==> inputs of 03-14 <==
// cordic_magphase
module cordic_magphase #(
    parameter integer INPUT_WIDTH      = 16,
    parameter integer INT_WIDTH        = 32,
    parameter integer ITERATIONS       = 32,
    parameter integer GAIN_FRAC_BITS   = 28,
    parameter integer OUTPUT_FRAC_BITS = 14
) (
    input  wire                          clk,
    input  wire                          rst_n,
    input  wire                          start,
    input  wire signed [INPUT_WIDTH-1:0] x_in,
    input  wire signed [INPUT_WIDTH-1:0] y_in,
    output reg                           busy,
    output reg                           done,
    output reg  signed [INT_WIDTH-1:0]   magnitude,
    output reg  signed [INT_WIDTH-1:0]   phase
);
clock: 20.0 ns
lec_check: 0
abc_area: 0
cap_margin: 20
cell_pad_in_sites_global_placement: 1
core_margin: 2
core_utilization: 40
cts_cluster_diameter: 395
cts_cluster_size: 100
gpl_routability_driven: 0
place_density_lb_addon: 0.29
slew_margin: 0
tns_end_percent: 20
run.sh (not shown) runs the stock make flow with config.mk's settings and CLKGATE_MAP_FILE=.
==> 02-22 (differences from 03-14) <==
- CORE_UTILIZATION: 40 -> 33
- CTS_CLUSTER_DIAMETER: 395 -> 360
- GPL_ROUTABILITY_DRIVEN: 0 -> not set
- PLACE_DENSITY: not set -> 0.95
- PLACE_DENSITY_LB_ADDON: 0.29 -> not set
- SLEW_MARGIN: 0 -> 20
==> 09-07 (differences from 03-14) <==
- ABC_AREA: 0 -> not set
- CELL_PAD_IN_SITES_DETAIL_PLACEMENT: not set -> 0
- CELL_PAD_IN_SITES_GLOBAL_PLACEMENT: 1 -> 0
- CORE_ASPECT_RATIO: not set -> 0.85
- CORE_UTILIZATION: 40 -> 65
- CTS_CLUSTER_DIAMETER: 395 -> 170
- CTS_CLUSTER_SIZE: 100 -> not set
- GPL_ROUTABILITY_DRIVEN: 0 -> not set
- PLACE_DENSITY_LB_ADDON: 0.29 -> not set
- SETUP_SLACK_MARGIN: not set -> 1.09
- SLEW_MARGIN: 0 -> 20
- TNS_END_PERCENT: 20 -> not set
==> flow/constraint.sdc (replaced) <==
create_clock -name core_clock -period 7.91 [get_ports {clk}]
set_input_delay 1.5820 -clock core_clock [delete_from_list [all_inputs] [get_ports {clk}]]
set_output_delay 1.5820 -clock core_clock [all_outputs]
set_load 0.01 [all_outputs]
==> notes <==
- 03-14 produced a clean layout. 09-07 ran to the end with violations: setup timing. 02-22 passed the timing, design-rule and antenna checks.
- Synthesized area is the same in 09-07 and 03-14.
- Clock skew, highest first: 03-14, 09-07, 02-22.
- Of 03-14 and 02-22, 02-22 has the higher clock-buffer cell count (gap 3).
- Sequential share of layout area, lowest first: 09-07, 02-22, 03-14.
- Synthesized cell count is the same in 09-07 and 03-14.
- Die area, highest first: 02-22, 03-14, 09-07.
==> figures <==
quantity                                                                                   09-07           02-22           03-14
DR WL/cell                                                                              26.00 um        18.86 um        20.01 um
Met2 wire length                                                                        48430 um        41930 um        44810 um
Total instance count after detailed placement                                               4245            4768            4563
Worst-path clk slew                                                                      0.07 ns         0.08 ns         0.09 ns
Final antenna diode count                                                                      1               0               0
Run status                                                            complete, but fails checks  finished clean  finished clean
Layout check failures                                                               setup timing               -               -
DR iter-0 viols                                                                             5240            2546            1866
Worst rel slew slack                                                                      20.83%          34.10%          28.40%
Routed length on met1                                                                   43680 um        39640 um        41990 um
Endpoint, Worst Hold                                                                   phase[31]       phase[31]   magnitude[14]
Share of final layout cell area taken by clock buffers and inverters                      1.698%          1.787%          1.969%
Antenna violations before repair                                                               2               1               1
Top layer reached by signal wires                                                           met5            met4            met5
Met3 Use GR                                                                               12.29%          2.823%          2.215%
Fill cell instance count of the final layout                                                2784            9186            7513
Depth of the worst hold-timing path                                                            1               1               2
Multi-input logic portion of the cell area                                                72.04%          73.34%          73.76%
Crit. Startpoint                                                                     iter_cnt[1]           start           start

---

==> inputs of quartz <==
cordic_magphase again, from the RTL that the note above started with.
make LEC_CHECK=0 CAP_MARGIN=20 CORE_MARGIN=2 CORE_UTILIZATION=72 CTS_CLUSTER_SIZE=49 MAX_ROUTING_LAYER=met4 PLACE_DENSITY_LB_ADDON=0.01 SLEW_MARGIN=30 finish   # period 8.45 ns
==> ember (differences from quartz) <==
CAP_MARGIN = 5   (was 20)
CORE_UTILIZATION = 40   (was 72)
CTS_CLUSTER_SIZE = default   (was 49)
PLACE_DENSITY_LB_ADDON = default   (was 0.01)
SETUP_SLACK_MARGIN = 3.97   (was default)
SLEW_MARGIN = 20   (was 30)
TNS_END_PERCENT = 30   (was default)
==> flow/constraint.sdc (replaced) <==
create_clock -name core_clock -period 20.0 [get_ports {clk}]
set_input_delay 4.0000 -clock core_clock [delete_from_list [all_inputs] [get_ports {clk}]]
set_output_delay 4.0000 -clock core_clock [all_outputs]
set_load 0.01 [all_outputs]
==> yarrow (differences from quartz) <==
CORE_UTILIZATION = 27   (was 72)
CTS_CLUSTER_SIZE = default   (was 49)
MAX_ROUTING_LAYER = default   (was met4)
PLACE_DENSITY_LB_ADDON = default   (was 0.01)
SLEW_MARGIN = 20   (was 30)
==> flow/constraint.sdc (replaced) <==
create_clock -name core_clock -period 10.7 [get_ports {clk}]
set_input_delay 2.1400 -clock core_clock [delete_from_list [all_inputs] [get_ports {clk}]]
set_output_delay 2.1400 -clock core_clock [all_outputs]
set_load 0.01 [all_outputs]
==> sierra (differences from quartz) <==
CTS_CLUSTER_DIAMETER = 199   (was default)
CTS_CLUSTER_SIZE = 28   (was 49)
PLACE_DENSITY_LB_ADDON = default   (was 0.01)
SLEW_MARGIN = 20   (was 30)
==> flow/constraint.sdc (replaced) <==
create_clock -name core_clock -period 15.2 [get_ports {clk}]
set_input_delay 3.0400 -clock core_clock [delete_from_list [all_inputs] [get_ports {clk}]]
set_output_delay 3.0400 -clock core_clock [all_outputs]
set_load 0.01 [all_outputs]
==> out/notes.md <==
The number of OpenROAD warnings was 44; the minimum setup slack among reg-to-reg paths was 0.31 ns. The run gives 4154 for the post-placement cell count. Looking at hold timing, the worst path starts from phase[16].

The registers of the reported paths see a clock transition of 0.08 ns. The flow ran to the end and the layout has no timing, DRC or antenna violations. After detailed placement, the total cell area comes to 31200 µm².

The met2 layer wire length in the routed design is 45400 µm.
[end of results for quartz]
==> out/notes.md <==
The run finished with no timing, DRC or antenna violations. The wire length on met3 is 3720 µm. The met2 layer wire length in the routed design was 43300 µm; the minimum setup slack among reg-to-reg paths was 10.27 ns.

In the CTS report, the clock slew at the register clock pins of the worst setup and hold paths is listed as 0.07 ns. The number of OpenROAD warnings came out at 43. Yosys mapped the design onto 115 distinct sky130hd cell types. The final timing report lists a hold violation count of 0.

In this run the cell area measured after placement is 31600 µm². STA shows the worst min-delay path finishing at magnitude[14].
[end of results for ember]
==> out/notes.md <==
The run finished with no timing, DRC or antenna violations. The placed instances occupy a cell area of 32300 µm². Per the placement report, the placed cell count is 5091. Startpoint of the worst hold path: phase[31].

The non-clock buffer share of cell area is 0.0400, and the number of OpenROAD warnings is 46. After detailed routing, the met2 layer carries 43600 µm of wire. In the CTS report, the clock slew at the register clock pins of the worst setup and hold paths is listed as 0.08 ns.

STA reports a reg2reg setup slack of 2.06 ns. The run gives 0 ns as the setup TNS.
[end of results for yarrow]
==> out/notes.md <==
Looking at hold timing, the worst path starts from phase[6]. Summing all placed instances gives a cell area of 31000 µm².

The final antenna diode tally reported by the flow is 0. The run finished with no timing, DRC or antenna violations. The worst-case reg-to-reg setup slack stands at 5.30 ns.

The number of OpenROAD warnings is 45. The routed design uses 46500 µm of met2 wire.
[end of results for sierra]
